==> v20 <==
==> flow/design.v <==
module clock_gen(CLK, RESET_N, CLK_FT, CLK_DC, CLK_EX, CLK_WB);
    input          CLK;
    input          RESET_N;
    output         CLK_FT;
    output         CLK_DC;
    output         CLK_EX;
    output         CLK_WB;
    reg            CLK_FT;
    reg            CLK_DC;
    reg            CLK_EX;
    reg            CLK_WB;
    reg [1:0]      COUNT;
    always@(posedge CLK) begin
        if(RESET_N == 1'b0) begin
            COUNT  <= 2'b00;
            CLK_FT <= 0;
            CLK_DC <= 0;
            CLK_EX <= 0;
            CLK_WB <= 0;
        end else begin
        COUNT <= COUNT + 2'b01;
        if(COUNT == 2'b00) begin
            CLK_FT <= 1;
            CLK_DC <= 0;
            CLK_EX <= 0;
            CLK_WB <= 0;
        end 
        else if(COUNT == 2'b01) begin
            CLK_FT <= 0;
            CLK_DC <= 1;
            CLK_EX <= 0;
            CLK_WB <= 0;
        end 
        else if(COUNT == 2'b10) begin
            CLK_FT <= 0;
            CLK_DC <= 0;
            CLK_EX <= 1;
            CLK_WB <= 0;
        end 
        else if(COUNT == 2'b11) begin
            CLK_FT <= 0;
            CLK_DC <= 0;
            CLK_EX <= 0;
            CLK_WB <= 1;
        end
        end
    end
endmodule
module fetch(CLK, CLK_FT, PROM_DATA, PROM_OUT);
    input         CLK;
    input         CLK_FT;
    input [14:0]  PROM_DATA;
    output [14:0] PROM_OUT;
    reg [14:0]    PROM_OUT;
    always@(posedge CLK) begin
        if(CLK_FT)
            PROM_OUT <= PROM_DATA;
    end
endmodule  
module decode(CLK, CLK_DC, PROM_OUT, OP_CODE, OP_DATA);
    input        CLK;
    input        CLK_DC;
    input [14:0] PROM_OUT;
    output [3:0] OP_CODE;
    output [7:0] OP_DATA;
    reg [3:0]    OP_CODE;
    reg [7:0]    OP_DATA;
    always@(posedge CLK) begin
        if(CLK_DC) begin
        OP_CODE <= PROM_OUT[14:11];
        OP_DATA <= PROM_OUT[7:0];
        end
    end
endmodule  
module reg_dc(CLK, CLK_DC, N_REG_IN, REG_0, REG_1, REG_2, REG_3, REG_4, REG_5,
              REG_6, REG_7, N_REG_OUT, REG_OUT);
    input         CLK;
    input         CLK_DC;
    input [2:0]   N_REG_IN;
    input [15:0]  REG_0;
    input [15:0]  REG_1;
    input [15:0]  REG_2;
    input [15:0]  REG_3;
    input [15:0]  REG_4;
    input [15:0]  REG_5;
    input [15:0]  REG_6;
    input [15:0]  REG_7;
    output [2:0]  N_REG_OUT;
    output [15:0] REG_OUT;
    reg [2:0]     N_REG_OUT;
    reg [15:0]    REG_OUT;
    always@(posedge CLK) if(CLK_DC) begin
        N_REG_OUT <= N_REG_IN;
        case(N_REG_IN)
            3'b000: REG_OUT <= REG_0;
            3'b001: REG_OUT <= REG_1;
            3'b010: REG_OUT <= REG_2;
            3'b011: REG_OUT <= REG_3;
            3'b100: REG_OUT <= REG_4;
            3'b101: REG_OUT <= REG_5;
            3'b110: REG_OUT <= REG_6;
            3'b111: REG_OUT <= REG_7;
        endcase  
    end
endmodule  
module ram_dc(CLK, CLK_DC, RAM_AD_IN, RAM_0, RAM_1, RAM_2, RAM_3, RAM_4, RAM_5,
              RAM_6, RAM_7, IO65_IN, RAM_AD_OUT, RAM_OUT);
    input         CLK;
    input         CLK_DC;
    input [7:0]   RAM_AD_IN;
    input [15:0]  RAM_0;
    input [15:0]  RAM_1;
    input [15:0]  RAM_2;
    input [15:0]  RAM_3;
    input [15:0]  RAM_4;
    input [15:0]  RAM_5;
    input [15:0]  RAM_6;
    input [15:0]  RAM_7;
    input [15:0]  IO65_IN;
    output [7:0]  RAM_AD_OUT;
    output [15:0] RAM_OUT;
    reg [7:0]     RAM_AD_OUT;
    reg [15:0]    RAM_OUT;
    always@(posedge CLK) if(CLK_DC) begin
        RAM_AD_OUT <= RAM_AD_IN;
        case(RAM_AD_IN)
            8'h00: RAM_OUT <= RAM_0;
            8'h01: RAM_OUT <= RAM_1;
            8'h02: RAM_OUT <= RAM_2;
            8'h03: RAM_OUT <= RAM_3;
            8'h04: RAM_OUT <= RAM_4;
            8'h05: RAM_OUT <= RAM_5;
            8'h06: RAM_OUT <= RAM_6;
            8'h07: RAM_OUT <= RAM_7;
            8'h40: RAM_OUT <= IO65_IN;
            default: RAM_OUT <= 16'hFFFF;
        endcase
    end
endmodule  
module exec(CLK, CLK_EX, RESET_N, OP_CODE, REG_A, REG_B, OP_DATA, RAM_OUT, P_COUNT,
            REG_IN, RAM_IN, REG_WEN, RAM_WEN, HALT);
    input         CLK;
    input         CLK_EX;
    input         RESET_N;
    input [3:0]   OP_CODE;
    input [15:0]  REG_A;
    input [15:0]  REG_B;
    input [7:0]   OP_DATA;
    input [15:0]  RAM_OUT;
    output [7:0]  P_COUNT;
    output [15:0] REG_IN;
    output [15:0] RAM_IN;
    output        REG_WEN;
    output        RAM_WEN;
    output        HALT;
    reg [7:0]     P_COUNT;
    reg [15:0]    REG_IN;
    reg [15:0]    RAM_IN;
    reg           REG_WEN;
    reg           RAM_WEN;
    reg           CMP_FLAG;
    reg           HALT;
    always@(posedge CLK) begin
        if(RESET_N == 1'b0) begin
            P_COUNT <= 0;
            CMP_FLAG <= 0;
            REG_WEN <= 0;
            RAM_WEN <= 0;
            HALT <= 0;
        end else if(CLK_EX) begin
            case(OP_CODE)
                4'h0: begin      
                    REG_IN  <= REG_B;
                    REG_WEN <= 1;
                    RAM_WEN <= 0;
                    P_COUNT <= P_COUNT + 8'h01;
                end
                4'h1: begin      
                    REG_IN  <= REG_A + REG_B;
                    REG_WEN <= 1;
                    RAM_WEN <= 0;
                    P_COUNT <= P_COUNT + 8'h01;
                end
                4'h2: begin      
                    REG_IN  <= REG_A - REG_B;
                    REG_WEN <= 1;
                    RAM_WEN <= 0;
                    P_COUNT <= P_COUNT + 8'h01;
                end
                4'h3: begin      
                    REG_IN  <= REG_A & REG_B;
                    REG_WEN <= 1;
                    RAM_WEN <= 0;
                    P_COUNT <= P_COUNT + 8'h01;
                end
                4'h4: begin      
                    REG_IN  <= REG_A | REG_B;
                    REG_WEN <= 1;
                    RAM_WEN <= 0;
                    P_COUNT <= P_COUNT + 8'h01;
                end
                4'h5: begin      
                    REG_IN  <= (REG_A << 1);
                    REG_WEN <= 1;
                    RAM_WEN <= 0;
                    P_COUNT <= P_COUNT + 8'h01;
                end
                4'h6: begin      
                    REG_IN  <= (REG_A >> 1);
                    REG_WEN <= 1;
                    RAM_WEN <= 0;
                    P_COUNT <= P_COUNT + 8'h01;
                end
                4'h7: begin      
                    REG_IN  <= ((REG_A >> 1) | REG_A & 16'h8000);
                    REG_WEN <= 1;
                    RAM_WEN <= 0;
                    P_COUNT <= P_COUNT + 8'h01;
                end 
                4'h8: begin      
                    REG_IN  <= {REG_A[15:8], OP_DATA};
                    REG_WEN <= 1;
                    RAM_WEN <= 0;
                    P_COUNT <= P_COUNT + 8'h01;
                end
                4'h9: begin      
                    REG_IN  <= {OP_DATA, REG_A[7:0]};
                    REG_WEN <= 1;
                    RAM_WEN <= 0;
                    P_COUNT <= P_COUNT + 8'h01;
                end
                4'hA: begin      
                    CMP_FLAG <= REG_A == REG_B ? 1'b1 : 1'b0;
                    REG_WEN  <= 0;
                    RAM_WEN  <= 0;
                    P_COUNT <= P_COUNT + 8'h01;
                end
                4'hB: begin      
                    REG_WEN <= 0;
                    RAM_WEN <= 0;
                    P_COUNT <= CMP_FLAG ? OP_DATA : P_COUNT + 8'h01;
                end
                4'hC: begin      
                    REG_WEN <= 0;
                    RAM_WEN <= 0;
                    P_COUNT <= OP_DATA;
                end
                4'hD: begin      
                    REG_IN  <= RAM_OUT;
                    REG_WEN <= 1;
                    RAM_WEN <= 0;
                    P_COUNT <= P_COUNT + 8'h01;
                end
                4'hE: begin      
                    RAM_IN  <= REG_A;
                    REG_WEN <= 0;
                    RAM_WEN <= 1;
                    P_COUNT <= P_COUNT + 8'h01;
                end
                4'hF: begin      
                    REG_WEN <= 0;
                    RAM_WEN <= 0;
                    HALT <= 1;
                end
            endcase  
        end  
    end  
endmodule  
module reg_wb(CLK, CLK_WB, RESET_N, N_REG, REG_IN, REG_WEN, REG_0, REG_1, REG_2,
              REG_3, REG_4, REG_5, REG_6, REG_7);
    input         CLK;
    input         CLK_WB;
    input         RESET_N;
    input [2:0]   N_REG;
    input [15:0]  REG_IN;
    input         REG_WEN;
    output [15:0] REG_0;
    output [15:0] REG_1;
    output [15:0] REG_2;
    output [15:0] REG_3;
    output [15:0] REG_4;
    output [15:0] REG_5;
    output [15:0] REG_6;
    output [15:0] REG_7;
    reg [15:0]    REG_0;
    reg [15:0]    REG_1;
    reg [15:0]    REG_2;
    reg [15:0]    REG_3;
    reg [15:0]    REG_4;
    reg [15:0]    REG_5;
    reg [15:0]    REG_6;
    reg [15:0]    REG_7;
    always@(posedge CLK) begin
        if(RESET_N == 1'b0) begin
            REG_0 <= 0;
            REG_1 <= 0;
            REG_2 <= 0;
            REG_3 <= 0;
            REG_4 <= 0;
            REG_5 <= 0;
            REG_6 <= 0;
            REG_7 <= 0;
        end else if(CLK_WB) begin
            if(REG_WEN) begin
                case(N_REG)
                    3'h0: REG_0 <= REG_IN;
                    3'h1: REG_1 <= REG_IN;
                    3'h2: REG_2 <= REG_IN;
                    3'h3: REG_3 <= REG_IN;
                    3'h4: REG_4 <= REG_IN;
                    3'h5: REG_5 <= REG_IN;
                    3'h6: REG_6 <= REG_IN;
                    3'h7: REG_7 <= REG_IN;
                endcase  
            end  
        end  
    end  
endmodule  
module ram_wb(CLK, CLK_WB, RESET_N, RAM_ADDR, RAM_IN, RAM_WEN, RAM_0, RAM_1, RAM_2, RAM_3,
              RAM_4, RAM_5, RAM_6, RAM_7, IO64_OUT);
    input         CLK;
    input         CLK_WB;
    input         RESET_N;
    input [7:0]   RAM_ADDR;
    input [15:0]  RAM_IN;
    input         RAM_WEN;
    output [15:0] RAM_0;
    output [15:0] RAM_1;
    output [15:0] RAM_2;
    output [15:0] RAM_3;
    output [15:0] RAM_4;
    output [15:0] RAM_5;
    output [15:0] RAM_6;
    output [15:0] RAM_7;
    output [15:0] IO64_OUT;
    reg [15:0]    RAM_0;
    reg [15:0]    RAM_1;
    reg [15:0]    RAM_2;
    reg [15:0]    RAM_3;
    reg [15:0]    RAM_4;
    reg [15:0]    RAM_5;
    reg [15:0]    RAM_6;
    reg [15:0]    RAM_7;
    reg [15:0]    IO64_OUT;
    always@(posedge CLK) begin
        if(RESET_N == 1'b0) begin
            RAM_0 <= 0;
            RAM_1 <= 0;
            RAM_2 <= 0;
            RAM_3 <= 0;
            RAM_4 <= 0;
            RAM_5 <= 0;
            RAM_6 <= 0;
            RAM_7 <= 0;
            IO64_OUT <= 0;
        end else if(CLK_WB && RAM_WEN) begin
            case(RAM_ADDR)
                8'h0: RAM_0 <= RAM_IN;
                8'h1: RAM_1 <= RAM_IN;
                8'h2: RAM_2 <= RAM_IN;
                8'h3: RAM_3 <= RAM_IN;
                8'h4: RAM_4 <= RAM_IN;
                8'h5: RAM_5 <= RAM_IN;
                8'h6: RAM_6 <= RAM_IN;
                8'h7: RAM_7 <= RAM_IN;
                8'h40: IO64_OUT <= RAM_IN;
            endcase  
        end  
    end  
endmodule  
module cpu15(CLK, RESET_N, IO65_IN, IO64_OUT, PROM_ADDR, PROM_DATA, HALT);
    input         CLK;
    input         RESET_N;
    input [15:0]  IO65_IN;
    output [15:0] IO64_OUT;
    output [7:0]  PROM_ADDR;
    input [14:0]  PROM_DATA;
    output        HALT;
    wire          CLK_FT;
    wire          CLK_DC;
    wire          CLK_EX;
    wire          CLK_WB;
    wire [7:0]    P_COUNT;
    wire [14:0]   PROM_OUT;
    wire [3:0]    OP_CODE;
    wire [7:0]    OP_DATA;
    wire [15:0]   REG_0;
    wire [15:0]   REG_1;
    wire [15:0]   REG_2;
    wire [15:0]   REG_3;
    wire [15:0]   REG_4;
    wire [15:0]   REG_5;
    wire [15:0]   REG_6;
    wire [15:0]   REG_7;
    wire [2:0]    N_REG_A;
    wire [2:0]    N_REG_B;
    wire [15:0]   REG_A;
    wire [15:0]   REG_B;
    wire [15:0]   RAM_0;
    wire [15:0]   RAM_1;
    wire [15:0]   RAM_2;
    wire [15:0]   RAM_3;
    wire [15:0]   RAM_4;
    wire [15:0]   RAM_5;
    wire [15:0]   RAM_6;
    wire [15:0]   RAM_7;
    wire [7:0]    RAM_ADDR;
    wire [15:0]   RAM_OUT;
    wire [15:0]   REG_IN;
    wire [15:0]   RAM_IN;
    wire          REG_WEN;
    wire          RAM_WEN;
    clock_gen C1(CLK, RESET_N, CLK_FT, CLK_DC, CLK_EX, CLK_WB);
    assign PROM_ADDR = P_COUNT;
    fetch C2(CLK, CLK_FT, PROM_DATA, PROM_OUT);
    decode C3(CLK, CLK_DC, PROM_OUT, OP_CODE, OP_DATA);
    reg_dc C4(CLK, CLK_DC, PROM_OUT[10:8], REG_0, REG_1, REG_2, REG_3, REG_4, REG_5,
              REG_6, REG_7, N_REG_A, REG_A);
    reg_dc C5(CLK, CLK_DC, PROM_OUT[7:5], REG_0, REG_1, REG_2, REG_3, REG_4, REG_5,
              REG_6, REG_7, N_REG_B, REG_B);
    ram_dc C6(CLK, CLK_DC, PROM_OUT[7:0], RAM_0, RAM_1, RAM_2, RAM_3, RAM_4, RAM_5,
              RAM_6, RAM_7, IO65_IN, RAM_ADDR, RAM_OUT);
    exec C7(CLK, CLK_EX, RESET_N, OP_CODE, REG_A, REG_B, OP_DATA, RAM_OUT, P_COUNT,
            REG_IN, RAM_IN, REG_WEN, RAM_WEN, HALT);
    reg_wb C8(CLK, CLK_WB, RESET_N, N_REG_A, REG_IN, REG_WEN, REG_0, REG_1, REG_2,
              REG_3, REG_4, REG_5, REG_6, REG_7);
    ram_wb C9(CLK, CLK_WB, RESET_N, RAM_ADDR, RAM_IN, RAM_WEN, RAM_0, RAM_1, RAM_2, RAM_3,
              RAM_4, RAM_5, RAM_6, RAM_7, IO64_OUT);
endmodule  
==> flow/run.sh <==
#!/bin/bash
# the make line also repeats each setting of config.mk as NAME=value (left out here)
make -C /OpenROAD-flow-scripts/flow DESIGN_CONFIG=/design/flow/config.mk WORK_HOME=/design/flow/orfs CLKGATE_MAP_FILE= finish
==> flow/config.mk <==
export PLATFORM = sky130hd
export DESIGN_NAME = cpu15
export DESIGN_NICKNAME = cpu15
export VERILOG_FILES = /design/flow/design.v
export SDC_FILE = /design/flow/constraint.sdc
export NUM_CORES = 4
export LEC_CHECK = 0
export CAP_MARGIN = 35
export CELL_PAD_IN_SITES_DETAIL_PLACEMENT = 2
export CORE_MARGIN = 2
export CORE_UTILIZATION = 40
export CTS_CLUSTER_SIZE = 90
export GPL_ROUTABILITY_DRIVEN = 0
export MAX_ROUTING_LAYER = met4
export PLACE_DENSITY_LB_ADDON = 0.08
export SLEW_MARGIN = 20
export TNS_END_PERCENT = 95
==> flow/constraint.sdc <==
create_clock -name core_clock -period 2.44 [get_ports {CLK}]
set_input_delay 0.4880 -clock core_clock [delete_from_list [all_inputs] [get_ports {CLK}]]
set_output_delay 0.4880 -clock core_clock [all_outputs]
set_load 0.01 [all_outputs]
==> v24: changes against v20 <==
- CAP_MARGIN: 35 -> 20
- CELL_PAD_IN_SITES_DETAIL_PLACEMENT: 2 -> default
- CORE_UTILIZATION: 40 -> 70
- CTS_CLUSTER_SIZE: 90 -> default
- GPL_ROUTABILITY_DRIVEN: 0 -> default
- MAX_ROUTING_LAYER: met4 -> default
- PLACE_DENSITY_LB_ADDON: 0.08 -> default
- TNS_END_PERCENT: 95 -> default
==> flow/constraint.sdc (replaced) <==
create_clock -name core_clock -period 2.5 [get_ports {CLK}]
set_input_delay 0.5000 -clock core_clock [delete_from_list [all_inputs] [get_ports {CLK}]]
set_output_delay 0.5000 -clock core_clock [all_outputs]
set_load 0.01 [all_outputs]
==> qor summary <==
metric	v20	v24
Run status	complete, but fails checks	complete, but fails checks
Reasons for failing layout checks	setup timing	setup timing
Crit share post-route	1.415	1.017
Largest power group	clock	registers
Final design area excluding fillers	26440 µm²	24790 µm²
Cell internal power dissipation	0.01182 W	0.01112 W
Clock network power share	0.488	0.460
Slowest library cell on the worst path	o31ai_1	edfxtp_1
Overall die height	233.8 µm	177.7 µm
Die area	54660 µm²	31580 µm²
# rows	84	63
Worst vdd ir	0.0005117 V	0.0007039 V
Via density	7.345	7.009
CTS buffer count	47	41
Count of tool warnings	71	68
Total power draw	0.01675 W	0.01468 W
Power is estimated from default activity; no workload was simulated.
